<file path="config.mk">
export PLATFORM = sky130hd
export DESIGN_NAME = CPU_16_Bit_RISC
export DESIGN_NICKNAME = CPU_16_Bit_RISC
export VERILOG_FILES = /design/flow/design.v
export SDC_FILE = /design/flow/constraint.sdc
export NUM_CORES = 4
export LEC_CHECK = 0
export ABC_AREA = 1
export CAP_MARGIN = 35
export CELL_PAD_IN_SITES_GLOBAL_PLACEMENT = 2
export CORE_MARGIN = 5
export CORE_UTILIZATION = 67
export MIN_ROUTING_LAYER = met2
export SLEW_MARGIN = 35
export TNS_END_PERCENT = 85
</file>
<file path="constraint.sdc">
create_clock -name core_clock -period 10.0 [get_ports {clk}]
set_input_delay 2.0000 -clock core_clock [delete_from_list [all_inputs] [get_ports {clk}]]
set_output_delay 2.0000 -clock core_clock [all_outputs]
set_load 0.01 [all_outputs]
</file>
<file path="design.v">
`timescale 1ns / 1ps
module IR(
	input[15:0] instr, 
	output[7:0] sub_instr,
	output[3:0] DR,
	output[3:0] SA,
	output[3:0] SB
   );
	assign sub_instr = instr[15:8];
	assign DR = instr[11:8];
	assign SA = instr[7:4];
	assign SB = instr[3:0];
endmodule
`timescale 1ns / 1ps
module Mux_8_4(
	input sel,
	input[3:0] D_in0, D_in1,
	output reg[3:0] D_out
	);
	always @ (sel, D_in0, D_in1) begin
		case(sel)
			1'b0:
				D_out <= D_in0;			
			1'b1:
				D_out <= D_in1;			
			default:
				D_out <= D_in0;
		endcase		
	end
endmodule
`timescale 1ns / 1ps
module Mux_32_16(
	input sel,
	input[15:0] D_in0, D_in1,
	output reg[15:0] D_out
	);
	always @ (sel, D_in0, D_in1) begin
		case(sel)
			1'b0:
				D_out <= D_in0;			
			1'b1:
				D_out <= D_in1;			
			default:
				D_out <= D_in0;
		endcase		
	end
endmodule
`timescale 1ns / 1ps
module Mux_48_16(
	input[1:0] sel,
	input[15:0] D_in0, D_in1, D_in2,
	output reg[15:0] D_out
	);
	always @ (sel, D_in0, D_in1, D_in2) begin
		case(sel)
			2'b00:
				D_out <= D_in0;			
			2'b01:
				D_out <= D_in1;			
			2'b10:
				D_out <= D_in2;
			default:
				D_out <= D_in0;
		endcase		
	end
endmodule
`timescale 1ns / 1ps
module ALU(
	input[15:0] A, B,
	input[3:0] sel,
	output reg V, C, N, Z,
	output reg[15:0] res
   );
	always @(*) begin
		C = 0;
		V = 0;
		case(sel)
			4'b0000: begin
				res = A + B;
				if (~(A[15] ^ B[15]) & (res[15] ^ A[15]))
					C = 1;
				else
					C = 0;
			end
			4'b0001: begin
				res = A - B;
				if (~(A[15] ^ B[15]) & (res[15] ^ A[15]))  
					V = 1;  
				else
					V = 0;
			end
			4'b0010:
				res = A & B;
			4'b0011:
				res = A | B;
			4'b0100:
				res = A ^ B;
			4'b0101:
				res = ~A;
			4'b0110:
				res = A << 1;
			4'b0111:
				res = A >> 1;
			default:
				res = A;
		endcase
		if (res == 0)
			Z = 1;
		else
			Z = 0;
		if (res[15] == 1)
			N = 1;
		else
			N = 0;
	end
endmodule
`timescale 1ns / 1ps
module Reg_File( 
    input clk, reset,
    input RW,
    input [3:0] AA, BA, DA,
	 input [15:0] D,
    output [15:0] A,
    output [15:0] B
    );
	integer i;
	reg[15:0] file[15:0];
	always @ (posedge clk) begin
	   if (reset) begin
        for (i = 0; i < 16; i = i + 1)
            file[i] <= 0;
		end
		else begin
			if (RW)
				file[DA] <= D;
			else
				file[DA] <= file[DA];
		end
	end
	assign A = file[AA];
	assign B = file[BA];
endmodule
`timescale 1ns / 1ps
module PC(
	input clk, reset,
	input[1:0] PS,
	input[15:0] bus_A,
	input[5:0] extend,
	output reg[5:0] out
	);
	always @ (posedge clk) begin
		if (reset)
			out = 6'b0;
		else begin
			case(PS)
				2'b00:
					out = out;
				2'b01:
					out = out + 1'b1;
				2'b10:
					out = out + extend;
				2'b11:
					out = bus_A[5:0];
				default:
					out = out;
			endcase
		end
	end
endmodule
`timescale 1ns / 1ps
module Control_Logic(
	input state,
	input[7:0] instr,
	input V, C, N, Z,  
	output reg NS, MW, RW, MD, ROM_enable, ASEL, enable_ram_read,
	output reg[1:0] PS, MB,
	output [3:0] FS
   );
	assign FS = instr[7:4];
	always @ (*) begin
		case (instr[7:4])
			4'b0000: begin
				NS <= 0;
				MW <= 0;
				RW <= 1;
				MD <= 0;
				PS <= 2'b01;
				MB <= 2'b00;
				ROM_enable <= 1;
				ASEL <= 0;
				enable_ram_read <= 0;
			end
			4'b0001: begin
				NS <= 0;
				MW <= 0;
				RW <= 1;
				MD <= 0;
				PS <= 2'b01;
				MB <= 2'b00;
				ROM_enable <= 1;
				ASEL <= 0;
				enable_ram_read <= 0;
			end
			4'b0010: begin
				NS <= 0;
				MW <= 0;
				RW <= 1;
				MD <= 0;
				PS <= 2'b01;
				MB <= 2'b00;
				ROM_enable <= 1;
				ASEL <= 0;
				enable_ram_read <= 0;
			end
			4'b0011: begin
				NS <= 0;
				MW <= 0;
				RW <= 1;
				MD <= 0;
				PS <= 2'b01;
				MB <= 2'b00;
				ROM_enable <= 1;
				ASEL <= 0;
				enable_ram_read <= 0;
			end
			4'b0100: begin
				NS <= 0;
				MW <= 0;
				RW <= 1;
				MD <= 0;
				PS <= 2'b01;
				MB <= 2'b00;
				ROM_enable <= 1;
				ASEL <= 0;
				enable_ram_read <= 0;
			end
			4'b0101: begin
				NS <= 0;
				MW <= 0;
				RW <= 1;
				MD <= 0;
				PS <= 2'b01;
				MB <= 2'b00;
				ROM_enable <= 1;
				ASEL <= 0;
				enable_ram_read <= 0;
			end
			4'b0110: begin
				NS <= 0;
				MW <= 0;
				RW <= 1;
				MD <= 0;
				PS <= 2'b01;
				MB <= 2'b00;
				ROM_enable <= 1;
				ASEL <= 0;
				enable_ram_read <= 0;
			end
			4'b0111: begin
				NS <= 0;
				MW <= 0;
				RW <= 1;
				MD <= 0;
				PS <= 2'b01;
				MB <= 2'b00;
				ROM_enable <= 1;
				ASEL <= 0;
				enable_ram_read <= 0;
			end
			4'b1000: begin
				NS <= 0;
				MW <= 0;
				RW <= 1;
				MD <= 0;
				PS <= 2'b01;
				MB <= 2'b01;
				ROM_enable <= 1;
				ASEL <= 0;
				enable_ram_read <= 0;
			end
			4'b1001: begin
				NS <= 0;
				MW <= 0;
				RW <= 1;
				MD <= 1;
				PS <= 2'b01;
				MB <= 2'b00;
				ROM_enable <= 1;
				ASEL <= 0;
				enable_ram_read <= 0;
			end
			4'b1010: begin
				NS <= 0;
				MW <= 1;
				RW <= 0;
				MD <= 1'b0;
				PS <= 2'b01;
				MB <= 2'b00;
				ROM_enable <= 1;
				ASEL <= 0;
				enable_ram_read <= 0;
			end
			4'b1011: begin
				if (state == 0) begin
					NS <= 1;
					MW <= 0;
					RW <= 0;
					MD <= 1'b0;
					if (Z)
						PS <= 2'b10;
					else
						PS <= 2'b00;
					MB <= 2'b00;
					ROM_enable <= 0;
					ASEL <= 1;
					enable_ram_read <= 0;
				end
				else begin
					NS <= 0;
					MW <= 0;
					RW <= 0;
					MD <= 1'b0;
					PS <= 2'b01;
					MB <= 2'b00;
					ROM_enable <= 1;
					ASEL <= 0;
					enable_ram_read <= 0;
				end
			end
			4'b1100: begin
				if (state == 0) begin
					NS <= 1;
					MW <= 0;
					RW <= 0;
					MD <= 1'b0;
					if (Z)
						PS <= 2'b00;
					else
						PS <= 2'b10;
					MB <= 2'b00;
					ROM_enable <= 0;
					ASEL <= 1;
					enable_ram_read <= 0;
				end
				else begin
					NS <= 0;
					MW <= 0;
					RW <= 0;
					MD <= 1'b0;
					PS <= 2'b01;
					MB <= 2'b00;
					ROM_enable <= 1;
					ASEL <= 0;
					enable_ram_read <= 0;
				end
			end
			4'b1101: begin
				if (state == 0) begin
					NS <= 1;
					MW <= 0;
					RW <= 1;
					MD <= 1'b0;
					PS <= 2'b10;
					MB <= 2'b10;
					ROM_enable <= 0;
					ASEL <= 0;
					enable_ram_read <= 0;
				end
				else begin
					NS <= 0;
					MW <= 0;
					RW <= 0;
					MD <= 1'b0;
					PS <= 2'b01;
					MB <= 2'b00;
					ROM_enable <= 1;
					ASEL <= 0;
					enable_ram_read <= 0;
				end
			end
			4'b1110: begin
				if (state == 0) begin
					NS <= 1;
					MW <= 0;
					RW <= 0;
					MD <= 1'b0;
					PS <= 2'b10;
					MB <= 2'b00;
					ROM_enable <= 0;
					ASEL <= 0;
					enable_ram_read <= 0;
				end
				else begin
					NS <= 0;
					MW <= 0;
					RW <= 0;
					MD <= 1'b0;
					PS <= 2'b01;
					MB <= 2'b00;
					ROM_enable <= 1;
					ASEL <= 0;
					enable_ram_read <= 0;
				end
			end
			4'b1111: begin  
				if (instr[3:0] == 0) begin
					if (state == 0) begin
						NS <= 1;
						MW <= 0;
						RW <= 0;
						MD <= 1'b0;
						PS <= 2'b11;
						MB <= 2'b00;
						ROM_enable <= 0;
						ASEL <= 0;
						enable_ram_read <= 0;
					end
					else begin
						NS <= 0;
						MW <= 0;
						RW <= 0;
						MD <= 1'b0;
						PS <= 2'b01;
						MB <= 2'b00;
						ROM_enable <= 1;
						ASEL <= 0;
						enable_ram_read <= 0;
					end
				end
				else begin
					NS <= 0;
					MW <= 0;
					RW <= 0;
					MD <= 1'b0;
					PS <= 2'b00;
					MB <= 2'b00;
					ROM_enable <= 0;
					ASEL <= 0;
					enable_ram_read <= 1;
				end
			end
			default: begin
				NS <= 0;
				MW <= 0;
				RW <= 0;
				MD <= 0;
				PS <= 2'b00;
				MB <= 2'b00;
				ROM_enable <= 0;
				ASEL <= 0;
				enable_ram_read <= 0;
			end
		endcase
	end
endmodule
`timescale 1ns / 1ps
module Controller(
	input clk, V, C, N , Z, reset,
	input[15:0] bus_A, ROM_data,
	output MD, RW, MW, ROM_enable, ASEL, enable_ram_read,
	output[1:0] MB,
	output[3:0] FS, DR, SA, SB,
	output[5:0] PC,
	output[15:0] imdt
   );
	wire[1:0] PS_wire;
	wire[7:0] sub_instr_wire;
	wire[3:0] SA_wire, SB_wire;
	wire[5:0] SA_SB_wire;
	wire state_reg_wire_in;
	wire state_reg_wire_out;
	assign SA_SB_wire[3:0] = SB_wire;
	assign SA_SB_wire[5:4] = SA_wire[1:0];
	assign imdt[15:8] = 8'b0;
	assign imdt[7:4] = SA_wire;
	assign imdt[3:0] = SB_wire;
	assign SA = SA_wire;
	assign SB = SB_wire;
	PC PC0(.clk (clk), .reset (reset), .PS (PS_wire), .bus_A (bus_A), .extend (SA_SB_wire), .out (PC));
	IR IR0(.instr (ROM_data), .sub_instr (sub_instr_wire), .DR (DR), .SA (SA_wire), .SB (SB_wire));
	Control_Logic Control_Logic0(.state (state_reg_wire_out), .instr (sub_instr_wire), .V (V), .C (C),
	.N (N), .Z (Z), .NS (state_reg_wire_in), .MW (MW), .RW (RW), .MD (MD), .PS (PS_wire), .MB (MB),
	.FS (FS), .ROM_enable (ROM_enable), .ASEL (ASEL), .enable_ram_read (enable_ram_read));
	reg state_reg;
	assign state_reg_wire_out = state_reg;
	always @ (posedge clk) begin
		if (reset)
			state_reg <= 1'b0;
		else
			state_reg <= state_reg_wire_in;
	end
endmodule
`timescale 1ns / 1ps
module Datapath(
	input clk, MD, RW, reset, ASEL,
	input[1:0] MB,
	input[3:0] FS, SA, DR, BA,
	input[5:0] PC,
	input[15:0] imdt, RAM_data_out,
	output V, C, N, Z,
	output[15:0] A_out, B_out
	);
	wire[3:0] AA_wire;
	wire[15:0] bus_A, bus_B, F_out, Mux_D_Mux_B_wire, File_D_in_wire, PC_zeroed;
	assign A_out = bus_A;
	assign B_out = bus_B;
	assign PC_zeroed[15:6] = 10'b0;
	assign PC_zeroed[5:0] = PC;
	ALU ALU0 (.A (bus_A), .B (bus_B), .sel (FS), .V (V), .C (C), .N (N), .Z (Z), .res (F_out));
	Reg_File Reg_File0 (.clk (clk), .reset (reset), .RW (RW), .AA (AA_wire), .BA (BA), .DA (DR), .D (File_D_in_wire), .A (bus_A), .B (bus_B));
	Mux_8_4 Mux_A (.sel (ASEL), .D_in0 (SA), .D_in1 (DR), .D_out (AA_wire));
	Mux_32_16 Mux_D (.sel (MD), .D_in0 (F_out), .D_in1 (RAM_data_out), .D_out (Mux_D_Mux_B_wire));
	Mux_48_16 Mux_B (.sel (MB), .D_in0 (Mux_D_Mux_B_wire), .D_in1 (imdt), .D_in2 (PC_zeroed), .D_out (File_D_in_wire));
endmodule
`timescale 1ns / 1ps
module CPU_16_Bit_RISC(
    input clk, reset,  
	 input[15:0] data_from_rom,  
	 output enable_to_rom, write_enable_to_ram, read_enable_to_ram, enable_ram_read, 
	 output[5:0] address_to_rom, address_to_ram,
	 output[15:0] data_ram_out,
	 input[15:0] data_ram_in,
	 input btn_press	
	 );
	wire V, C, N, Z , MD, RW, MW, ASEL;
	wire[1:0] MB;
	wire[3:0] FS, DR, SA, SB;
	wire[5:0] PC_out;
	wire[15:0] bus_A, ROM_data, imdt;
	Controller Controller0(.clk (clk), .V (V), .C (C), .N (N), .Z (Z), .bus_A (bus_A), 
	.ROM_data (data_from_rom), .MD (MD), .RW (RW), .MW (MW), .MB (MB), .FS (FS), .DR (DR), .SA (SA),
	.SB (SB), .reset (reset), .PC (PC_out), .imdt (imdt), .ROM_enable (enable_to_rom), .ASEL (ASEL), .enable_ram_read(enable_ram_read));
	Datapath Datapath0 (.clk (clk), .reset (reset), .MD (MD), .MB (MB), .RW (RW), .FS (FS), .SA (SA), .DR (DR), .BA (SB), 
	.PC (PC_out), .imdt (imdt), .RAM_data_out (data_ram_in), .V (V), .C (C), .N (N), .Z (Z),
	.A_out (bus_A), .B_out (data_ram_out), .ASEL (ASEL));
	assign write_enable_to_ram = MW;
	assign read_enable_to_ram = ~MW;
	assign address_to_rom = PC_out;
	assign address_to_ram = bus_A[5:0];
endmodule
</file>
<file path="run.sh">
#!/bin/bash
# the make line also repeats each setting of config.mk as NAME=value (left out here)
make -C /OpenROAD-flow-scripts/flow DESIGN_CONFIG=/design/flow/config.mk WORK_HOME=/design/flow/orfs CLKGATE_MAP_FILE= finish
</file>
==> flow_summary.json, run 1 <==
{
  "topCombFamilyByArea": "simple AND/OR/NAND/NOR gates",
  "syn_area_per_cell_um2": 7.442,
  "ys_cells": 2420,
  "yosys_warnings": 8,
  "ys_sh_mux_pct": 0,
  "die_area_um2": 30260,
  "synthArstFlopShare_pct": 0,
  "synth_seq_share_pct": 43.46,
  "synthAoiAreaFrac_pct": 10.35,
  "area_leaders": "edfxtp_1, nand2_1, nand3_1",
  "die.size.y_um": 174.0,
  "ys_sh_xor_pct": 0.7781,
  "numSynthFlops": 263,
  "most_common_cell": "nand2_1",
  "flop_cell": "edfxtp_1",
  "rows": 60,
  "synthCells": 2420,
  "syn-cell-area_um2": 18010,
  "die_x_um": 174.0,
  "common_cells": "nand2_1, nand3_1, nor2_1",
  "synth_cell_types": 47,
  "lastStage": "global placement without I/O (3_1_place_gp_skip_io)",
  "firstError": "[ERROR GPL-0301] Utilization 131.710 % exceeds 100%.",
  "syn_nets": 2511,
  "core-area_um2": 26730,
  "fa_ha_area_share_pct": 3.974,
  "synth_area_leader_cell": "edfxtp_1",
  "simple_gate_share_pct": 31.21,
  "run_status": "did not finish",
  "edf_count": 256,
  "initCoreUtil_pct": 67.39,
  "yosys_area_um2": 18010,
  "yosysTopAreaCellShare_pct": 42.68
}
==> run 2, diff against run 1 <==
ABC_AREA = 0   (was 1)
CAP_MARGIN = 20   (was 35)
CELL_PAD_IN_SITES_GLOBAL_PLACEMENT = 1   (was 2)
CORE_UTILIZATION = 52   (was 67)
MIN_ROUTING_LAYER = met1   (was met2)
SLEW_MARGIN = 20   (was 35)
TNS_END_PERCENT = unset   (was 85)
==> run 2 against run 1 <==
Against the previous run: the run now finishes clean; synthesized area shrank 1.9%; die size grew 25%; synthesized cell count shrank 32%.
==> flow_summary.json, run 2 <==
{
  "nNetsFinal": 1975,
  "run_status": "finished clean",
  "vias": 15763,
  "crit_end": "Controller0.PC0.out[5]",
  "max_freq_ghz": 0.1042,
  "finalHoldViolCount": 0,
  "yosys_warnings": 8,
  "crit_path_max_incr_delay_ps": 580,
  "ys_sh_mux_pct": 14.86,
  "io_pins": 67,
  "common_cells": "nor2_1, edfxtp_1, nand2_1",
  "crit_required_ps": 10460,
  "warning_count": 47,
  "htree_levels": 1,
  "dp_slack_ps": -364.0,
  "clk-power_w": 0.00103,
  "fa_ha_area_share_pct": 4.106,
  "power.density_nw_per_um2": 157.8,
  "flop_cell": "edfxtp_1",
  "synthArstFlopShare_pct": 0,
  "syn_area_per_cell_um2": 10.76,
  "first_global_vias": 15248,
  "yosysTopAreaCellShare_pct": 43.50,
  "gp_congestion": 0.9594,
  "fillCellCount": 2723,
  "grt_max_degree": 40,
  "p_leak_nw": 8.244,
  "rsz0062_at_grt": "false",
  "synth_area_leader_cell": "edfxtp_1",
  "hold_buffers": 0,
  "rows": 67,
  "wl_um": 69390,
  "synthCells": 1642,
  "port_buffers": 65,
  "finalClockSkew_ps": 14.51,
  "syn_nets": 1733,
  "topCombFamilyByArea": "AND-OR/OR-AND gates",
  "vdd.ir_drop.worst_uv": 167.2,
  "reg2reg_slack_ps": 1880,
  "edf_count": 256,
  "die_area_um2": 37770,
  "viasPerCell": 6.696,
  "timing.final.ws_setup_ps": 402.3,
  "numSynthFlops": 263,
  "worst_pin_slew_ps": 847.8,
  "cts_sinks": 263,
  "grt_usage_pct": 35.72,
  "initCoreUtil_pct": 52.71,
  "start_kind": "input port",
  "min_path_cells": 2,
  "r2r_start": "Controller0.state_reg",
  "r2r-end": "Controller0.PC0.out[5]",
  "swShare_pct": 32.31,
  "die.size.y_um": 194.4,
  "path_clk_slew_ps": 60,
  "power.switching_w": 0.001094,
  "most_common_cell": "nor2_1",
  "cts_tree": "built",
  "numCtsBuffers": 29,
  "drc": 0,
  "cts.path.max_buffers": 3,
  "p_comb_w": 0.00107,
  "simple_gate_share_pct": 14.88,
  "synth_seq_share_pct": 44.29,
  "grt_pass1_wl_um": 101100,
  "p_int_w": 0.002291,
  "power.group.top": "sequential cells",
  "dr.first_iter.drc_count": 2262,
  "holdPathEnd": "Controller0.PC0.out[3]",
  "finalMaxSlewViolations": 0,
  "core-area_um2": 33530,
  "critPathKind": "in2reg",
  "path_delay_family": "AND-OR/OR-AND gates",
  "fin_crit_sh_pct": 95.98,
  "antenna_violating_nets_post_route": 0,
  "antenna_found_initial": 0,
  "cp.depth": 38,
  "seqPwrFrac_pct": 38.1,
  "seqCellArea_um2": 7828,
  "insertedDiodeCount": 0,
  "clock_latency_ps": 570,
  "ys_cells": 1642,
  "area_growth_pct": 21.41,
  "syn-cell-area_um2": 17670,
  "fin_hold_ws_ps": 566.6,
  "cp-end-kind": "register",
  "slew_headroom_pct": 43.48,
  "logic_area_um2": 9112,
  "cp_slowest_cell": "or4_1",
  "seq_cell_power_w": 0.00129,
  "hold_path_class": "reg2reg",
  "hold_start": "Controller0.PC0.out[3]",
  "area_leaders": "edfxtp_1, mux4_2, nor2_1",
  "cp.arrival_ps": 10060,
  "power_frac_comb_pct": 31.5,
  "layout_min_cycle_time_ps": 9598,
  "worst-path-max-fanout": 10,
  "die_x_um": 194.4,
  "maxCapViolations": 0,
  "clockPowerShare_pct": 30.4,
  "cts_root_buf": "clkbuf_16",
  "wl_per_cell_um": 29.48,
  "yosys_area_um2": 17670,
  "startpoint": "data_from_rom[13]",
  "ys_sh_xor_pct": 1.437,
  "setup_viol": 0,
  "cp_common_cell": "buf_4",
  "post-dp-hpwl_um": 48510,
  "grt_overflow": 0,
  "synth_cell_types": 100,
  "drt_first_pass_iters": 6,
  "r2r_cells": 37,
  "worst-path-buf-inv": 8,
  "synthAoiAreaFrac_pct": 15.73
}
[run 2: area by class of cell]
class	instances	share of cell area, %
clock buffers	34	3.470
clock inverters	19	0.6939
inverters	51	0.8922
multi-input cells	1197	42.47
flip-flops and latches	263	36.48
well taps	448	2.612
repair buffers	342	13.38
[run 2: stage by stage]
step | power (W) | util (%) | setup TNS (ps) | cell area, um2 | cells
4_1_cts | 0.003351 | 63.59 | 0 | 21320 | 2345
3_5_place_dp | 0.002338 | 60.93 | -364.0 | 20430 | 2292
6_report | 0.003385 | 63.99 | 0 | 21460 | 2354
2_1_floorplan | 0.001872 | - | 0 | 17670 | 1642
5_1_grt | 0.003504 | 63.99 | 0 | 21460 | 2354
3_3_place_gp | 0.002327 | 60.93 | -347.8 | 20430 | 2292
[run 2: routing by layer]
layer	vias up	part of all wire, %	global-route usage, %
met3	238	12	7.306
met5	-	0	0
li1	6734	-	-
met4	0	5.4	15.78
met2	1067	45	56.81
met1	7724	38	47.82
[run 2: timing repair]
action / 4_1_cts / 5_1_grt
gates resized: 0 / 14
buffers inserted: 0 / 8
setup endpoints to repair: 0 / 1
==> run 3, diff against run 2 <==
ABC_AREA = unset   (was 0)
CAP_MARGIN = 40   (was 20)
CELL_PAD_IN_SITES_GLOBAL_PLACEMENT = 2   (was 1)
CORE_ASPECT_RATIO = 1.11   (was unset)
CORE_MARGIN = 2   (was 5)
CORE_UTILIZATION = 53   (was 52)
CTS_CLUSTER_SIZE = 32   (was unset)
GPL_TIMING_DRIVEN = 0   (was unset)
MIN_ROUTING_LAYER = met2   (was met1)
PLACE_DENSITY = 0.39   (was unset)
SLEW_MARGIN = 0   (was 20)
TNS_END_PERCENT = 95   (was unset)
clock period = 8.63 ns   (was 10.0 ns; I/O delays follow)
==> run 3 against run 2 <==
Against the previous run: the flow now stops in global routing (5_1_grt); die size is 7.8% lower; synthesized area is the same; synthesized cell count is the same.
==> flow_summary.json, run 3 <==
{
  "run_status": "did not finish",
  "lastStage": "global routing (5_1_grt)",
  "firstError": "[ERROR GRT-0116] Global routing finished with congestion. Check the congestion regions in the DRC Viewer.",
  "core-area_um2": 32930,
  "die_x_um": 177.3,
  "die.size.y_um": 196.4,
  "synthCells": 1642,
  "ys_sh_xor_pct": 1.437,
  "port_buffers": 62,
  "yosys_area_um2": 17670,
  "syn_area_per_cell_um2": 10.76,
  "synth_seq_share_pct": 44.29,
  "fa_ha_area_share_pct": 4.106,
  "place_inst": 2162,
  "synth_area_leader_cell": "edfxtp_1",
  "synthAoiAreaFrac_pct": 15.73,
  "hold_buffers": 0,
  "most_common_cell": "nor2_1",
  "ys_sh_mux_pct": 14.86,
  "flop_cell": "edfxtp_1",
  "dp_slack_ps": -2449,
  "htree_levels": 1,
  "die_area_um2": 34820,
  "gp_congestion": 1.286,
  "synth_cell_types": 100,
  "yosysTopAreaCellShare_pct": 43.50,
  "ys_cells": 1642,
  "numSynthFlops": 263,
  "simple_gate_share_pct": 14.88,
  "topCombFamilyByArea": "AND-OR/OR-AND gates",
  "cts_root_buf": "clkbuf_16",
  "edf_count": 256,
  "initCoreUtil_pct": 53.67,
  "grt_overflow": 3,
  "yosys_warnings": 8,
  "numCtsBuffers": 28,
  "area_leaders": "edfxtp_1, mux4_2, nor2_1",
  "common_cells": "nor2_1, edfxtp_1, nand2_1",
  "cts_sinks": 263,
  "post-dp-hpwl_um": 53460,
  "cts.path.max_buffers": 3,
  "rows": 70,
  "grt_usage_pct": 67.66,
  "io_pins": 67,
  "syn_nets": 1733,
  "synthArstFlopShare_pct": 0,
  "syn-cell-area_um2": 17670
}
## run 3: layer usage
metal	GRT overflow	track usage (%)
met5	0	42.39
met4	0	42.74
met3	3	78.22
met2	0	74.13
met1	-	-
## run 3: what timing repair did
item,in CTS
resized,226
setup buffers,69
setup endpoints to repair,16
pin swaps,46
## run 3: per-stage QoR
stage               cell area [um2]  total power (W)  setup TNS [ps]
floorplan                     17760         0.002182               0
global placement              18920         0.002549          -49420
detailed placement            19220         0.002578          -31480
CTS                           21570         0.003975          -36.96
==> run 4, diff against run 3 <==
ABC_AREA = 1   (was unset)
CAP_MARGIN = 20   (was 40)
CELL_PAD_IN_SITES_GLOBAL_PLACEMENT = unset   (was 2)
CORE_ASPECT_RATIO = unset   (was 1.11)
CORE_UTILIZATION = 66   (was 53)
CTS_CLUSTER_SIZE = unset   (was 32)
GPL_TIMING_DRIVEN = unset   (was 0)
HOLD_SLACK_MARGIN = 0.25   (was unset)
MIN_ROUTING_LAYER = unset   (was met2)
PLACE_DENSITY = unset   (was 0.39)
SETUP_SLACK_MARGIN = 1.58   (was unset)
SLEW_MARGIN = 20   (was 0)
TNS_END_PERCENT = unset   (was 95)
clock period = 5.58 ns   (was 8.63 ns; I/O delays follow)
==> run 4 against run 3 <==
Against the previous run: synthesized area grew 1.9%; synthesized cell count grew 47%; the run again fails in global routing (5_1_grt); die size shrank 18%.
==> flow_summary.json, run 4 <==
{
  "edf_count": 256,
  "placed_area_um2": 21520,
  "numCtsBuffers": 28,
  "hold_buffers": 0,
  "ys_sh_mux_pct": 0,
  "die_area_um2": 28630,
  "ys_sh_xor_pct": 0.7781,
  "core-area_um2": 26880,
  "synth_seq_share_pct": 43.46,
  "initCoreUtil_pct": 67.01,
  "lastStage": "global routing (5_1_grt)",
  "ys_cells": 2420,
  "post-dp-hpwl_um": 47850,
  "yosys_warnings": 8,
  "grt_usage_pct": 83.82,
  "simple_gate_share_pct": 31.21,
  "die.size.y_um": 169.2,
  "cts_sinks": 263,
  "htree_levels": 1,
  "syn_nets": 2511,
  "flop_cell": "edfxtp_1",
  "cts_root_buf": "clkbuf_16",
  "yosysTopAreaCellShare_pct": 42.68,
  "die_x_um": 169.2,
  "rows": 60,
  "port_buffers": 65,
  "synthAoiAreaFrac_pct": 10.35,
  "area_leaders": "edfxtp_1, nand2_1, nand3_1",
  "numSynthFlops": 263,
  "topCombFamilyByArea": "simple AND/OR/NAND/NOR gates",
  "synthArstFlopShare_pct": 0,
  "syn-cell-area_um2": 18010,
  "fa_ha_area_share_pct": 3.974,
  "firstError": "[ERROR GRT-0232] Routing congestion too high. Check the congestion heatmap in the GUI.",
  "cts.path.max_buffers": 3,
  "io_pins": 67,
  "gp_congestion": 1.015,
  "most_common_cell": "nand2_1",
  "synth_cell_types": 47,
  "run_status": "did not finish",
  "yosys_area_um2": 18010,
  "synthCells": 2420,
  "syn_area_per_cell_um2": 7.442,
  "synth_area_leader_cell": "edfxtp_1",
  "common_cells": "nand2_1, nand3_1, nor2_1",
  "grt_overflow": 102
}
-- run 4: layer usage --
layer	GRT usage, %	GRT overflow
met3	74.58	3
met1	85.48	8
met2	94.06	49
met4	81.20	42
met5	46.09	0
-- run 4: stage by stage --
step	std cells	setup slack, ps	power (W)
2_1_floorplan	2420	-337.2	0.003408
3_3_place_gp	2991	-1444	0.004186
3_5_place_dp	2991	-1560	0.004249
4_1_cts	3095	-395.0	0.006378
-- run 4: what timing repair did --
item | 4_1_cts
gates resized | 224
setup endpoints to repair | 414
setup buffers | 45
cloned | 9
pin swaps | 120
==> run 5, diff against run 4 <==
ABC_AREA = unset   (was 1)
CORE_UTILIZATION = 51   (was 66)
HOLD_SLACK_MARGIN = unset   (was 0.25)
SETUP_SLACK_MARGIN = unset   (was 1.58)
clock period = 6.05 ns   (was 5.58 ns; I/O delays follow)
==> run 5 against run 4 <==
Against the previous run: the layout now fails its checks (negative setup slack); synthesized cell count fell by 32%; die size increased by 26%; synthesized area decreased by 1.9%.
==> flow_summary.json, run 5 <==
{
  "swShare_pct": 32.66,
  "viasPerCell": 6.467,
  "seqPwrFrac_pct": 34.1,
  "cts_tree": "built",
  "initCoreUtil_pct": 51.42,
  "topCombFamilyByArea": "AND-OR/OR-AND gates",
  "cp_common_cell": "buf_12",
  "syn_area_per_cell_um2": 10.76,
  "finalHoldViolCount": 0,
  "synthAoiAreaFrac_pct": 15.73,
  "edf_count": 256,
  "reg2reg_slack_ps": -1310,
  "grt_max_degree": 25,
  "gp_congestion": 1.005,
  "setup_viol": 6,
  "max_freq_ghz": 0.1292,
  "cts_sinks": 263,
  "worst-path-buf-inv": 10,
  "hold_buffers": 0,
  "grt_usage_pct": 41.78,
  "vdd.ir_drop.worst_uv": 254.5,
  "rows": 68,
  "syn-cell-area_um2": 17670,
  "yosysTopAreaCellShare_pct": 43.50,
  "start_kind": "input port",
  "ys_sh_mux_pct": 14.86,
  "cts.path.max_buffers": 3,
  "clk-power_w": 0.00179,
  "power.group.top": "combinational logic",
  "cp_slowest_cell": "fa_2",
  "cts_root_buf": "clkbuf_16",
  "fillCellCount": 2522,
  "layout_min_cycle_time_ps": 7739,
  "numCtsBuffers": 30,
  "path_clk_slew_ps": 60,
  "power.density_nw_per_um2": 250.2,
  "p_leak_nw": 10.07,
  "seq_cell_power_w": 0.00213,
  "rsz0062_at_grt": "true",
  "run_status": "complete, but fails checks",
  "clock_latency_ps": 590,
  "power.switching_w": 0.002042,
  "port_buffers": 65,
  "die_area_um2": 36160,
  "syn_nets": 1733,
  "fa_ha_area_share_pct": 4.106,
  "io_pins": 67,
  "first_global_vias": 16948,
  "worst_pin_slew_ps": 1081,
  "maxCapViolations": 0,
  "slew_headroom_pct": 27.88,
  "clockPowerShare_pct": 28.7,
  "timing.final.ws_setup_ps": -1689,
  "cp.depth": 39,
  "area_leaders": "edfxtp_1, mux4_2, nor2_1",
  "synth_area_leader_cell": "edfxtp_1",
  "min_path_cells": 2,
  "antenna_found_initial": 1,
  "die_x_um": 190.2,
  "finalMaxSlewViolations": 0,
  "crit_path_max_incr_delay_ps": 410,
  "path_delay_family": "AND-OR/OR-AND gates",
  "holdPathEnd": "Controller0.PC0.out[1]",
  "core-area_um2": 34370,
  "wl_per_cell_um": 28.73,
  "synthCells": 1642,
  "drt_first_pass_iters": 6,
  "grt_overflow": 0,
  "common_cells": "nor2_1, edfxtp_1, nand2_1",
  "drc": 0,
  "crit_end": "Controller0.PC0.out[5]",
  "synthArstFlopShare_pct": 0,
  "fin_crit_sh_pct": 127.9,
  "die.size.y_um": 190.2,
  "fin_cells": 2661,
  "warning_count": 48,
  "synth_seq_share_pct": 44.29,
  "cp.arrival_ps": 8220,
  "place_inst": 2507,
  "dp_slack_ps": -3300,
  "r2r_cells": 36,
  "cp-end-kind": "register",
  "critPathKind": "in2reg",
  "most_common_cell": "nor2_1",
  "simple_gate_share_pct": 14.88,
  "wl_um": 76460,
  "hold_start": "Controller0.PC0.out[1]",
  "worst-path-max-fanout": 8,
  "insertedDiodeCount": 0,
  "r2r-end": "Controller0.PC0.out[5]",
  "nNetsFinal": 2274,
  "startpoint": "data_from_rom[12]",
  "yosys_warnings": 8,
  "r2r_start": "Controller0.state_reg",
  "ys_cells": 1642,
  "yosys_area_um2": 17670,
  "p_comb_w": 0.00233,
  "p_int_w": 0.004211,
  "crit_required_ps": 6540,
  "htree_levels": 1,
  "logic_area_um2": 9846,
  "dr.first_iter.drc_count": 2003,
  "finalClockSkew_ps": 38.65,
  "area_growth_pct": 41.40,
  "grt_pass1_wl_um": 109400,
  "seqCellArea_um2": 7828,
  "ys_sh_xor_pct": 1.437,
  "antenna_violating_nets_post_route": 0,
  "power_frac_comb_pct": 37.2,
  "synth_cell_types": 100,
  "so_faults": "negative setup slack",
  "vias": 17208,
  "hold_path_class": "reg2reg",
  "numSynthFlops": 263,
  "post-dp-hpwl_um": 52830,
  "flop_cell": "edfxtp_1"
}
run 5: per-layer routing:
layer,track usage [%],share of wire (%),vias to the layer above
li1,-,-,7335
met1,53.41,36,8226
met2,66.31,45,1299
met3,9.482,13,346
met4,22.51,6.8,2
met5,0,0.024,-
run 5: timing repair:
action	4_1_cts	5_1_grt
cloned	3	1
endpoints found under the hold margin	0	0
resized	196	50
pin swaps	70	44
setup endpoints to repair	183	22
buffers inserted	79	22
run 5: layout make-up:
cell class,count,share of cell area (%)
Multi-Input combinational cell,1198,39.40
Timing Repair Buffer,639,22.38
Tap cell,455,2.278
Clock inverter,23,0.7210
Clock buffer,32,3.119
Sequential cell,263,31.32
Inverter,51,0.7861
run 5: through the flow:
stage                     util, %  hold WS, ps  total power (W)  cell area [um2]  setup TNS, ps
after global routing        72.70        572.1         0.006440            24990          -9464
after global placement      64.63        530.8         0.004062            22220        -175420
after detailed placement    64.64        544.4         0.004085            22220        -186890
final                       72.70        544.9         0.006253            24990          -7774
after CTS                   71.55        553.0         0.006098            24590          -7090
after floorplan                 -        523.8         0.003121            17810          -7524
==> run 6, diff against run 5 <==
CORE_UTILIZATION = 70   (was 51)
CTS_CLUSTER_DIAMETER = 205   (was unset)
CTS_CLUSTER_SIZE = 36   (was unset)
clock period = 7.87 ns   (was 6.05 ns; I/O delays follow)
==> run 6 against run 5 <==
Against the previous run: the flow now stops in global routing (5_1_grt); synthesized cell count stayed put; die size down 27%; synthesized area did not move.
==> flow_summary.json, run 6 <==
{
  "edf_count": 256,
  "syn-cell-area_um2": 17670,
  "die_area_um2": 26530,
  "synth_seq_share_pct": 44.29,
  "cts_root_buf": "clkbuf_16",
  "yosys_warnings": 8,
  "simple_gate_share_pct": 14.88,
  "initCoreUtil_pct": 70.79,
  "die.size.y_um": 162.9,
  "core-area_um2": 24960,
  "grt_overflow": 385,
  "ys_sh_xor_pct": 1.437,
  "rows": 58,
  "area_leaders": "edfxtp_1, mux4_2, nor2_1",
  "synth_area_leader_cell": "edfxtp_1",
  "numCtsBuffers": 11,
  "post-dp-hpwl_um": 50340,
  "run_status": "did not finish",
  "cts_sinks": 263,
  "grt_usage_pct": 89.91,
  "port_buffers": 65,
  "most_common_cell": "nor2_1",
  "yosys_area_um2": 17670,
  "numSynthFlops": 263,
  "synthAoiAreaFrac_pct": 15.73,
  "htree_levels": 1,
  "dp_slack_ps": -1884,
  "cts.path.max_buffers": 3,
  "common_cells": "nor2_1, edfxtp_1, nand2_1",
  "synthCells": 1642,
  "lastStage": "global routing (5_1_grt)",
  "fa_ha_area_share_pct": 4.106,
  "hold_buffers": 0,
  "synth_cell_types": 100,
  "synthArstFlopShare_pct": 0,
  "io_pins": 67,
  "ys_sh_mux_pct": 14.86,
  "syn_area_per_cell_um2": 10.76,
  "gp_congestion": 1.026,
  "die_x_um": 162.9,
  "topCombFamilyByArea": "AND-OR/OR-AND gates",
  "flop_cell": "edfxtp_1",
  "ys_cells": 1642,
  "yosysTopAreaCellShare_pct": 43.50,
  "firstError": "[ERROR GRT-0232] Routing congestion too high. Check the congestion heatmap in the GUI.",
  "syn_nets": 1733
}
-- run 6: timing repair --
action                     in CTS
setup endpoints to repair       6
pin swaps                      74
cloned                          3
setup buffers                  72
gates resized                 167
-- run 6: metal layers --
metal  overflow  global-route usage (%)
met5          5                   70.83
met1         30                   88.36
met4        126                   91.39
met3         39                   81.33
met2        185                   99.33
-- run 6: stage by stage --
step	total power, W	setup TNS (ps)	area (um2)	instances
CTS	0.003886	-238.1	22360	2313
detailed placement	0.003031	-7863	20770	2225
global placement	0.002983	-6651	20750	2224
floorplan	0.002397	-460.6	17790	1642
==> run 7, diff against run 6 <==
CAP_MARGIN = 10   (was 20)
CORE_UTILIZATION = 72   (was 70)
CTS_CLUSTER_DIAMETER = 97   (was 205)
CTS_CLUSTER_SIZE = 40   (was 36)
HOLD_SLACK_MARGIN = -0.06   (was unset)
SLEW_MARGIN = 35   (was 20)
clock period = 7.58 ns   (was 7.87 ns; I/O delays follow)
==> run 7 against run 6 <==
Against the previous run: die size decreased by 2.7%; synthesized area unchanged; the run again fails in global routing (5_1_grt); synthesized cell count did not move.
==> flow_summary.json, run 7 <==
{
  "grt_overflow": 119,
  "common_cells": "nor2_1, edfxtp_1, nand2_1",
  "hold_buffers": 0,
  "cts.path.max_buffers": 3,
  "post-dp-hpwl_um": 51090,
  "yosysTopAreaCellShare_pct": 43.50,
  "gp_congestion": 1.046,
  "numSynthFlops": 263,
  "yosys_area_um2": 17670,
  "firstError": "[ERROR GRT-0232] Routing congestion too high. Check the congestion heatmap in the GUI.",
  "synthCells": 1642,
  "die_area_um2": 25810,
  "simple_gate_share_pct": 14.88,
  "synth_area_leader_cell": "edfxtp_1",
  "cts_sinks": 263,
  "die.size.y_um": 160.7,
  "syn_nets": 1733,
  "ys_sh_mux_pct": 14.86,
  "synth_cell_types": 100,
  "syn-cell-area_um2": 17670,
  "fa_ha_area_share_pct": 4.106,
  "run_status": "did not finish",
  "most_common_cell": "nor2_1",
  "core-area_um2": 24180,
  "synthArstFlopShare_pct": 0,
  "yosys_warnings": 8,
  "synthAoiAreaFrac_pct": 15.73,
  "rows": 57,
  "io_pins": 67,
  "htree_levels": 1,
  "ys_sh_xor_pct": 1.437,
  "topCombFamilyByArea": "AND-OR/OR-AND gates",
  "area_leaders": "edfxtp_1, mux4_2, nor2_1",
  "flop_cell": "edfxtp_1",
  "dp_slack_ps": -1863,
  "syn_area_per_cell_um2": 10.76,
  "edf_count": 256,
  "die_x_um": 160.7,
  "ys_cells": 1642,
  "synth_seq_share_pct": 44.29,
  "port_buffers": 65,
  "grt_usage_pct": 84.55,
  "lastStage": "global routing (5_1_grt)",
  "cts_root_buf": "clkbuf_16",
  "numCtsBuffers": 11,
  "initCoreUtil_pct": 73.10
}
## run 7: per-stage QoR
stage / area [um2] / utilization (%) / cells
4_1_cts: 22260 / 92.05 / 2293
3_5_place_dp: 20930 / 86.55 / 2232
3_3_place_gp: 20870 / 86.33 / 2232
2_1_floorplan: 17790 / - / 1642
## run 7: per-layer routing
layer,overflow,GRT usage [%]
met5,0,47.92
met3,8,72.86
met1,4,85.10
met2,61,96.30
met4,46,85.18
## run 7: timing repair
item / 4_1_cts
setup endpoints to repair: 6
cloned: 2
gates resized: 151
buffers inserted: 44
pin swaps: 59
==> run 8, diff against run 7 <==
CAP_MARGIN = 20   (was 10)
CORE_UTILIZATION = 66   (was 72)
CTS_CLUSTER_DIAMETER = unset   (was 97)
CTS_CLUSTER_SIZE = unset   (was 40)
HOLD_SLACK_MARGIN = unset   (was -0.06)
SETUP_SLACK_MARGIN = 0.06   (was unset)
SLEW_MARGIN = 20   (was 35)
clock period = 7.99 ns   (was 7.58 ns; I/O delays follow)
==> run 8 against run 7 <==
Against the previous run: the flow again stops in global routing (5_1_grt); synthesized cell count unchanged; die size increased by 8.9%; synthesized area unchanged.
==> flow_summary.json, run 8 <==
{
  "most_common_cell": "nor2_1",
  "synth_seq_share_pct": 44.29,
  "run_status": "did not finish",
  "syn-cell-area_um2": 17670,
  "die_x_um": 167.6,
  "yosys_area_um2": 17670,
  "synthCells": 1642,
  "ys_sh_mux_pct": 14.86,
  "ys_sh_xor_pct": 1.437,
  "synth_cell_types": 100,
  "hold_buffers": 0,
  "grt_overflow": 78,
  "initCoreUtil_pct": 67.44,
  "gp_congestion": 1.010,
  "firstError": "[ERROR GRT-0232] Routing congestion too high. Check the congestion heatmap in the GUI.",
  "grt_usage_pct": 79.13,
  "io_pins": 67,
  "area_leaders": "edfxtp_1, mux4_2, nor2_1",
  "rows": 59,
  "post-dp-hpwl_um": 49550,
  "simple_gate_share_pct": 14.88,
  "die_area_um2": 28100,
  "synth_area_leader_cell": "edfxtp_1",
  "ys_cells": 1642,
  "cts_root_buf": "clkbuf_16",
  "edf_count": 256,
  "yosys_warnings": 8,
  "topCombFamilyByArea": "AND-OR/OR-AND gates",
  "synthArstFlopShare_pct": 0,
  "synthAoiAreaFrac_pct": 15.73,
  "cts_sinks": 263,
  "syn_area_per_cell_um2": 10.76,
  "yosysTopAreaCellShare_pct": 43.50,
  "cts.path.max_buffers": 3,
  "numCtsBuffers": 28,
  "die.size.y_um": 167.6,
  "numSynthFlops": 263,
  "core-area_um2": 26210,
  "lastStage": "global routing (5_1_grt)",
  "place_inst": 2243,
  "common_cells": "nor2_1, edfxtp_1, nand2_1",
  "flop_cell": "edfxtp_1",
  "syn_nets": 1733,
  "htree_levels": 1,
  "fa_ha_area_share_pct": 4.106,
  "port_buffers": 65
}
[run 8: stage by stage]
stage                     utilization, %  setup slack, ps  cell area [um2]
after floorplan                        -           -364.6            17790
after global placement             80.01            -1357            20970
after detailed placement           80.05            -1483            20980
after CTS                          86.60           -244.6            22690
[run 8: per-layer routing]
metal / GRT usage (%) / overflow
met5: 31.65 / 0
met4: 78.03 / 33
met3: 67.64 / 4
met2: 92.59 / 41
met1: 79.80 / 0
[run 8: repair_timing]
item	CTS
setup buffers	41
pin swaps	53
resized	93
setup endpoints to repair	5
gates cloned	1
==> run 9, diff against run 8 <==
CAP_MARGIN = 10   (was 20)
CORE_UTILIZATION = 72   (was 66)
CTS_CLUSTER_DIAMETER = 97   (was unset)
CTS_CLUSTER_SIZE = 40   (was unset)
SETUP_SLACK_MARGIN = unset   (was 0.06)
SLEW_MARGIN = 35   (was 20)
clock period = 7.83 ns   (was 7.99 ns; I/O delays follow)
==> run 9 against run 8 <==
Against the previous run: the flow again stops in global routing (5_1_grt); synthesized cell count unchanged; die size decreased by 8.1%; synthesized area unchanged.
==> flow_summary.json, run 9 <==
{
  "run_status": "did not finish",
  "lastStage": "global routing (5_1_grt)",
  "firstError": "[ERROR GRT-0116] Global routing finished with congestion. Check the congestion regions in the DRC Viewer.",
  "io_pins": 67,
  "grt_overflow": 21,
  "yosys_area_um2": 17670,
  "synth_area_leader_cell": "edfxtp_1",
  "post-dp-hpwl_um": 51590,
  "die.size.y_um": 160.7,
  "synthArstFlopShare_pct": 0,
  "area_leaders": "edfxtp_1, mux4_2, nor2_1",
  "cts.path.max_buffers": 3,
  "numCtsBuffers": 12,
  "ys_cells": 1642,
  "dp_slack_ps": -1904,
  "initCoreUtil_pct": 73.10,
  "syn_nets": 1733,
  "grt_usage_pct": 82.68,
  "synth_seq_share_pct": 44.29,
  "simple_gate_share_pct": 14.88,
  "edf_count": 256,
  "fa_ha_area_share_pct": 4.106,
  "rows": 57,
  "cts_root_buf": "clkbuf_16",
  "yosysTopAreaCellShare_pct": 43.50,
  "hold_buffers": 0,
  "yosys_warnings": 8,
  "synth_cell_types": 100,
  "synthAoiAreaFrac_pct": 15.73,
  "port_buffers": 65,
  "numSynthFlops": 263,
  "htree_levels": 1,
  "die_x_um": 160.7,
  "die_area_um2": 25810,
  "topCombFamilyByArea": "AND-OR/OR-AND gates",
  "ys_sh_mux_pct": 14.86,
  "common_cells": "nor2_1, edfxtp_1, nand2_1",
  "gp_congestion": 1.012,
  "synthCells": 1642,
  "flop_cell": "edfxtp_1",
  "syn_area_per_cell_um2": 10.76,
  "most_common_cell": "nor2_1",
  "core-area_um2": 24180,
  "syn-cell-area_um2": 17670,
  "ys_sh_xor_pct": 1.437,
  "cts_sinks": 263
}
[run 9: what timing repair did]
item,in CTS
resized,141
setup endpoints to repair,6
gates cloned,2
pin swaps,70
setup buffers,46
[run 9: through the flow]
step	cell area, um2	power (W)	instances	util, %
after CTS	22220	0.004010	2288	91.92
after detailed placement	20850	0.003070	2222	86.22
after global placement	20810	0.003014	2222	86.07
after floorplan	17790	0.002409	1642	-
[run 9: layer usage]
layer  track usage (%)  GRT overflow
met1             82.53             0
met2             94.34             2
met3             73.04             5
met4             82.64            13
met5             42.61             1
==> run 10, diff against run 9 <==
CAP_MARGIN = 20   (was 10)
CORE_UTILIZATION = 70   (was 72)
CTS_CLUSTER_DIAMETER = unset   (was 97)
CTS_CLUSTER_SIZE = 32   (was 40)
SETUP_SLACK_MARGIN = 1.5   (was unset)
SLEW_MARGIN = 20   (was 35)
clock period = 9.08 ns   (was 7.83 ns; I/O delays follow)
==> run 10 against run 9 <==
Against the previous run: the run again fails in global routing (5_1_grt); synthesized cell count is the same; synthesized area did not move; die size increased by 2.8%.
==> flow_summary.json, run 10 <==
{
  "grt_overflow": 21,
  "fa_ha_area_share_pct": 4.106,
  "die_area_um2": 26530,
  "die_x_um": 162.9,
  "numSynthFlops": 263,
  "area_leaders": "edfxtp_1, mux4_2, nor2_1",
  "numCtsBuffers": 28,
  "edf_count": 256,
  "rows": 58,
  "port_buffers": 65,
  "grt_usage_pct": 82.00,
  "yosysTopAreaCellShare_pct": 43.50,
  "core-area_um2": 24960,
  "syn_area_per_cell_um2": 10.76,
  "place_inst": 2195,
  "synth_cell_types": 100,
  "syn-cell-area_um2": 17670,
  "lastStage": "global routing (5_1_grt)",
  "initCoreUtil_pct": 70.79,
  "synthCells": 1642,
  "cts.path.max_buffers": 3,
  "gp_congestion": 1.013,
  "common_cells": "nor2_1, edfxtp_1, nand2_1",
  "die.size.y_um": 162.9,
  "flop_cell": "edfxtp_1",
  "synth_area_leader_cell": "edfxtp_1",
  "cts_sinks": 263,
  "post-dp-hpwl_um": 46500,
  "yosys_warnings": 8,
  "cts_root_buf": "clkbuf_16",
  "yosys_area_um2": 17670,
  "ys_sh_xor_pct": 1.437,
  "ys_sh_mux_pct": 14.86,
  "most_common_cell": "nor2_1",
  "htree_levels": 1,
  "ys_cells": 1642,
  "simple_gate_share_pct": 14.88,
  "run_status": "did not finish",
  "topCombFamilyByArea": "AND-OR/OR-AND gates",
  "synth_seq_share_pct": 44.29,
  "syn_nets": 1733,
  "firstError": "[ERROR GRT-0232] Routing congestion too high. Check the congestion heatmap in the GUI.",
  "synthAoiAreaFrac_pct": 15.73,
  "io_pins": 67,
  "synthArstFlopShare_pct": 0
}
[run 10: metal layers]
metal	GRT usage, %	overflow
met1	81.36	0
met2	94.36	5
met3	71.68	4
met4	80.53	12
met5	50.95	0
[run 10: through the flow]
stage	hold slack [ps]	worst slack (ps)	cell area [um2]	total power, W
4_1_cts	588.3	561.1	22290	0.003768
3_5_place_dp	580.1	-807.4	20530	0.002579
3_3_place_gp	529.5	-658.9	20510	0.002542
2_1_floorplan	523.8	508.1	17790	0.002078
[run 10: what timing repair did]
item,CTS
setup buffers,43
cloned,3
pin swaps,65
endpoints found under the setup margin,22
resized,137
hold buffers,0
==> run 11, diff against run 10 <==
CORE_UTILIZATION = 61   (was 70)
CTS_CLUSTER_SIZE = unset   (was 32)
SETUP_SLACK_MARGIN = unset   (was 1.5)
clock period = 9.85 ns   (was 9.08 ns; I/O delays follow)
==> run 11 against run 10 <==
Against the previous run: now clean on timing, DRC and antenna; synthesized area unchanged; synthesized cell count stayed put; die size grew 14%.
==> flow_summary.json, run 11 <==
{
  "vias": 16126,
  "synth_cell_types": 100,
  "vdd.ir_drop.worst_uv": 170.2,
  "layout_min_cycle_time_ps": 9523,
  "yosys_area_um2": 17670,
  "finalClockSkew_ps": 15.72,
  "nNetsFinal": 1976,
  "synth_area_leader_cell": "edfxtp_1",
  "fillCellCount": 2007,
  "die.size.y_um": 174.2,
  "gp_congestion": 0.9821,
  "setup_viol": 0,
  "common_cells": "nor2_1, edfxtp_1, nand2_1",
  "grt_pass1_wl_um": 96500,
  "slew_headroom_pct": 20.74,
  "post-dp-hpwl_um": 46080,
  "simple_gate_share_pct": 14.88,
  "crit_required_ps": 10310,
  "placed_area_um2": 20370,
  "cp_common_cell": "buf_4",
  "reg2reg_slack_ps": 1780,
  "path_clk_slew_ps": 70,
  "edf_count": 256,
  "first_global_vias": 15542,
  "cp-end-kind": "register",
  "synth_seq_share_pct": 44.29,
  "utilization_pct": 74.39,
  "seq_cell_power_w": 0.00131,
  "flop_cell": "edfxtp_1",
  "p_int_w": 0.002263,
  "p_leak_nw": 8.212,
  "clock_latency_ps": 570,
  "fa_ha_area_share_pct": 4.106,
  "maxCapViolations": 0,
  "start_kind": "input port",
  "grt_max_degree": 33,
  "syn_nets": 1733,
  "ys_cells": 1642,
  "hold_path_class": "reg2reg",
  "insertedDiodeCount": 0,
  "cts_root_buf": "clkbuf_16",
  "r2r-end": "Controller0.PC0.out[5]",
  "max_freq_ghz": 0.1050,
  "numCtsBuffers": 28,
  "most_common_cell": "nor2_1",
  "r2r_start": "Controller0.state_reg",
  "topCombFamilyByArea": "AND-OR/OR-AND gates",
  "ys_sh_mux_pct": 14.86,
  "syn_area_per_cell_um2": 10.76,
  "area_growth_pct": 20.48,
  "dr.first_iter.drc_count": 2628,
  "io_pins": 67,
  "p_comb_w": 0.00109,
  "clockPowerShare_pct": 29.0,
  "hold_start": "Controller0.PC0.out[4]",
  "worst_pin_slew_ps": 1189,
  "synthAoiAreaFrac_pct": 15.73,
  "die_x_um": 174.2,
  "swShare_pct": 32.93,
  "critPathKind": "in2reg",
  "core-area_um2": 28630,
  "viasPerCell": 7.042,
  "worst-path-buf-inv": 8,
  "cts_sinks": 263,
  "fin_area_um2": 21290,
  "die_area_um2": 30350,
  "syn-cell-area_um2": 17670,
  "power.switching_w": 0.001111,
  "cts.path.max_buffers": 3,
  "initCoreUtil_pct": 61.74,
  "drc": 0,
  "port_buffers": 65,
  "seqPwrFrac_pct": 38.8,
  "clk-power_w": 0.000979,
  "synthArstFlopShare_pct": 0,
  "worst-path-max-fanout": 10,
  "fin_crit_sh_pct": 96.69,
  "run_status": "finished clean",
  "warning_count": 47,
  "crit_path_max_incr_delay_ps": 560,
  "finalHoldViolCount": 0,
  "cp.depth": 38,
  "cp.arrival_ps": 9990,
  "cts_tree": "built",
  "finalMaxSlewViolations": 0,
  "numSynthFlops": 263,
  "cp_slowest_cell": "clkdlybuf4s50_1",
  "htree_levels": 1,
  "grt_overflow": 0,
  "crit_end": "Controller0.PC0.out[5]",
  "yosysTopAreaCellShare_pct": 43.50,
  "antenna_found_initial": 0,
  "antenna_violating_nets_post_route": 0,
  "wl_um": 65830,
  "drt_first_pass_iters": 8,
  "grt_usage_pct": 43.14,
  "area_leaders": "edfxtp_1, mux4_2, nor2_1",
  "min_path_cells": 2,
  "startpoint": "data_from_rom[12]",
  "r2r_cells": 35,
  "rows": 62,
  "ys_sh_xor_pct": 1.437,
  "logic_area_um2": 9116,
  "seqCellArea_um2": 7828,
  "power.density_nw_per_um2": 158.5,
  "holdPathEnd": "Controller0.PC0.out[4]",
  "synthCells": 1642,
  "power_frac_comb_pct": 32.2,
  "yosys_warnings": 8,
  "wl_per_cell_um": 28.75,
  "path_delay_family": "AND-OR/OR-AND gates",
  "power.group.top": "sequential cells"
}
run 11: per-stage QoR:
step / cells / setup TNS [ps] / hold slack [ps] / worst slack, ps / power [W]
after floorplan: 1642 / 0 / 523.8 / 373.0 / 0.001900
after global placement: 2234 / -288.5 / 524.3 / -288.5 / 0.002349
after detailed placement: 2235 / -349.4 / 527.4 / -349.4 / 0.002370
after CTS: 2286 / 0 / 534.7 / 195.1 / 0.003319
after global routing: 2290 / -40.21 / 571.5 / -40.21 / 0.003468
final: 2290 / 0 / 535.8 / 326.5 / 0.003375
run 11: area by class of cell:
cell class / instances / share of cell area (%)
clock buffers: 35 / 3.414
clock inverters: 16 / 0.4760
inverters: 51 / 0.8991
multi-input cells: 1197 / 42.81
flip-flops and latches: 263 / 36.76
well taps: 384 / 2.256
repair buffers: 344 / 13.38
run 11: metal layers:
metal  wire [um]  up-vias  track usage [%]
met2       28860     1396            66.17
met3       10100      306            12.25
li1            -     6722                -
met5           0        -                0
met4        4192        0            22.13
met1       22680     7702            56.31
run 11: what timing repair did:
action                     CTS  global route
setup endpoints to repair    0             2
resized                      0            16
setup buffers                0             4
hold buffers                 0             0
==> run 12, diff against run 11 <==
CAP_MARGIN = 40   (was 20)
CELL_PAD_IN_SITES_DETAIL_PLACEMENT = 1   (was unset)
CORE_UTILIZATION = 58   (was 61)
GPL_ROUTABILITY_DRIVEN = 0   (was unset)
PLACE_DENSITY_LB_ADDON = 0.07   (was unset)
SETUP_SLACK_MARGIN = 0.79   (was unset)
TNS_END_PERCENT = 5   (was unset)
clock period = 8.48 ns   (was 9.85 ns; I/O delays follow)
==> run 12 against run 11 <==
Against the previous run: die size rose by 5.1%; synthesized cell count did not move; synthesized area did not move; the flow now stops in clock tree synthesis (4_1_cts).
==> flow_summary.json, run 12 <==
{
  "run_status": "did not finish",
  "flop_cell": "edfxtp_1",
  "synth_cell_types": 100,
  "ys_sh_mux_pct": 14.86,
  "rows": 63,
  "syn_nets": 1733,
  "place_inst": 2293,
  "synthAoiAreaFrac_pct": 15.73,
  "area_leaders": "edfxtp_1, mux4_2, nor2_1",
  "port_buffers": 65,
  "synthCells": 1642,
  "die_x_um": 178.6,
  "yosysTopAreaCellShare_pct": 43.50,
  "yosys_area_um2": 17670,
  "common_cells": "nor2_1, edfxtp_1, nand2_1",
  "firstError": "[ERROR DPL-0033] detailed placement checks failed during check placement.",
  "fa_ha_area_share_pct": 4.106,
  "synthArstFlopShare_pct": 0,
  "syn_area_per_cell_um2": 10.76,
  "synth_area_leader_cell": "edfxtp_1",
  "ys_cells": 1642,
  "edf_count": 256,
  "initCoreUtil_pct": 59.31,
  "syn-cell-area_um2": 17670,
  "most_common_cell": "nor2_1",
  "numSynthFlops": 263,
  "yosys_warnings": 8,
  "lastStage": "clock tree synthesis (4_1_cts)",
  "synth_seq_share_pct": 44.29,
  "dp_slack_ps": -1739,
  "die_area_um2": 31880,
  "post-dp-hpwl_um": 61810,
  "simple_gate_share_pct": 14.88,
  "core-area_um2": 29800,
  "ys_sh_xor_pct": 1.437,
  "die.size.y_um": 178.6,
  "topCombFamilyByArea": "AND-OR/OR-AND gates",
  "io_pins": 67
}
==> run 12: metrics by stage <==
stage,utilization (%),instance area (um2)
2_1_floorplan,-,17790
3_3_place_gp,70.16,20900
3_5_place_dp,70.21,20920
==> run 13, diff against run 12 <==
CAP_MARGIN = 20   (was 40)
CELL_PAD_IN_SITES_DETAIL_PLACEMENT = unset   (was 1)
CORE_UTILIZATION = 52   (was 58)
CTS_CLUSTER_SIZE = 95   (was unset)
GPL_ROUTABILITY_DRIVEN = unset   (was 0)
PLACE_DENSITY_LB_ADDON = unset   (was 0.07)
SETUP_SLACK_MARGIN = unset   (was 0.79)
TNS_END_PERCENT = unset   (was 5)
clock period = 7.4 ns   (was 8.48 ns; I/O delays follow)
==> run 13 against run 12 <==
Against the previous run: the layout now fails its checks (negative setup slack); die size rose by 11%; synthesized cell count did not move; synthesized area did not move.
==> flow_summary.json, run 13 <==
{
  "run_status": "complete, but fails checks",
  "so_faults": "negative setup slack",
  "flop_cell": "edfxtp_1",
  "synth_area_leader_cell": "edfxtp_1",
  "nNetsFinal": 2113,
  "path_delay_family": "AND-OR/OR-AND gates",
  "power.group.top": "sequential cells",
  "r2r_start": "Controller0.state_reg",
  "fin_crit_sh_pct": 111.4,
  "fillCellCount": 2574,
  "syn_area_per_cell_um2": 10.76,
  "slew_headroom_pct": 24.35,
  "r2r-end": "Controller0.PC0.out[5]",
  "drc": 0,
  "clk-power_w": 0.00130,
  "first_global_vias": 16290,
  "p_leak_nw": 9.119,
  "wl_per_cell_um": 29.33,
  "timing.final.ws_setup_ps": -843.0,
  "rows": 67,
  "die.size.y_um": 188.4,
  "cp.arrival_ps": 8710,
  "min_path_cells": 2,
  "fin_cells": 2492,
  "cp_slowest_cell": "mux4_2",
  "cts_tree": "built",
  "area_leaders": "edfxtp_1, mux4_2, nor2_1",
  "power.density_nw_per_um2": 203.9,
  "syn-cell-area_um2": 17670,
  "core-area_um2": 33530,
  "io_pins": 67,
  "die_area_um2": 35480,
  "synthAoiAreaFrac_pct": 15.73,
  "yosys_warnings": 8,
  "initCoreUtil_pct": 52.71,
  "seq_cell_power_w": 0.00174,
  "utilization_pct": 69.31,
  "grt_overflow": 0,
  "clock_latency_ps": 580,
  "topCombFamilyByArea": "AND-OR/OR-AND gates",
  "vdd.ir_drop.worst_uv": 217.1,
  "ys_sh_xor_pct": 1.437,
  "gp_congestion": 0.9953,
  "swShare_pct": 33.04,
  "common_cells": "nor2_1, edfxtp_1, nand2_1",
  "die_x_um": 188.4,
  "start_kind": "input port",
  "cts_root_buf": "clkbuf_16",
  "grt_pass1_wl_um": 106700,
  "synthCells": 1642,
  "reg2reg_slack_ps": -140,
  "synth_cell_types": 100,
  "hold_start": "Controller0.PC0.out[2]",
  "post-dp-hpwl_um": 51420,
  "vias": 16477,
  "crit_required_ps": 7870,
  "cp.depth": 39,
  "yosys_area_um2": 17670,
  "numSynthFlops": 263,
  "finalHoldViolCount": 0,
  "placed_area_um2": 21390,
  "drt_first_pass_iters": 5,
  "synth_seq_share_pct": 44.29,
  "rsz0062_at_grt": "true",
  "yosysTopAreaCellShare_pct": 43.50,
  "grt_max_degree": 33,
  "worst-path-buf-inv": 7,
  "clockPowerShare_pct": 27.4,
  "setup_viol": 5,
  "cp_common_cell": "buf_6",
  "maxCapViolations": 0,
  "power.switching_w": 0.001566,
  "synthArstFlopShare_pct": 0,
  "seqPwrFrac_pct": 36.8,
  "fin_area_um2": 23240,
  "hold_buffers": 0,
  "r2r_cells": 35,
  "hold_path_class": "reg2reg",
  "finalMaxSlewViolations": 0,
  "layout_min_cycle_time_ps": 8243,
  "cp-end-kind": "register",
  "startpoint": "data_from_rom[13]",
  "seqCellArea_um2": 7828,
  "edf_count": 256,
  "antenna_violating_nets_post_route": 0,
  "logic_area_um2": 9532,
  "p_int_w": 0.003174,
  "warning_count": 48,
  "insertedDiodeCount": 0,
  "crit_path_max_incr_delay_ps": 510,
  "power_frac_comb_pct": 35.7,
  "crit_end": "Controller0.PC0.out[5]",
  "max_freq_ghz": 0.1213,
  "place_inst": 2387,
  "worst_pin_slew_ps": 1131,
  "finalClockSkew_ps": 22.40,
  "syn_nets": 1733,
  "most_common_cell": "nor2_1",
  "htree_levels": 1,
  "cts.path.max_buffers": 3,
  "grt_usage_pct": 41.22,
  "holdPathEnd": "Controller0.PC0.out[2]",
  "wl_um": 73090,
  "worst-path-max-fanout": 5,
  "fa_ha_area_share_pct": 4.106,
  "ys_sh_mux_pct": 14.86,
  "area_growth_pct": 31.50,
  "cts_sinks": 263,
  "viasPerCell": 6.612,
  "port_buffers": 65,
  "p_comb_w": 0.00169,
  "antenna_found_initial": 1,
  "critPathKind": "in2reg",
  "path_clk_slew_ps": 70,
  "dr.first_iter.drc_count": 2078,
  "numCtsBuffers": 28,
  "ys_cells": 1642,
  "simple_gate_share_pct": 14.88
}
-- run 13: cell type report --
cell class,instances,area share (%)
flip-flops and latches,263,33.68
repair buffers,480,18.48
clock inverters,18,0.4576
multi-input cells,1198,41.01
well taps,448,2.412
inverters,51,0.8452
clock buffers,34,3.112
-- run 13: what timing repair did --
action	4_1_cts	5_1_grt
resized	107	27
buffers inserted	40	8
endpoints found under the setup margin	6	6
pin swaps	59	41
gates cloned	6	0
-- run 13: per-layer routing --
metal  up-vias  GRT usage (%)  wire length [um]  share of wire [%]
met5         -              0                18              0.025
li1       7008              -                 -                  -
met2      1176          65.03             32950                 45
met1      8010          53.71             26550                 36
met4         2          22.27              4900                6.7
met3       281          8.530              8668                 12
-- run 13: per-stage QoR --
stage | hold WS [ps] | power (W) | setup TNS (ps) | worst slack (ps)
floorplan | 523.8 | 0.002549 | -1336 | -835.9
global placement | 543.2 | 0.003261 | -8986 | -2045
detailed placement | 521.6 | 0.003278 | -9525 | -2111
CTS | 540.1 | 0.004672 | -1997 | -781.7
global route | 565.2 | 0.004892 | -3644 | -1202
finish | 542.3 | 0.004740 | -2240 | -843.0
Power is estimated from default activity; no workload was simulated.
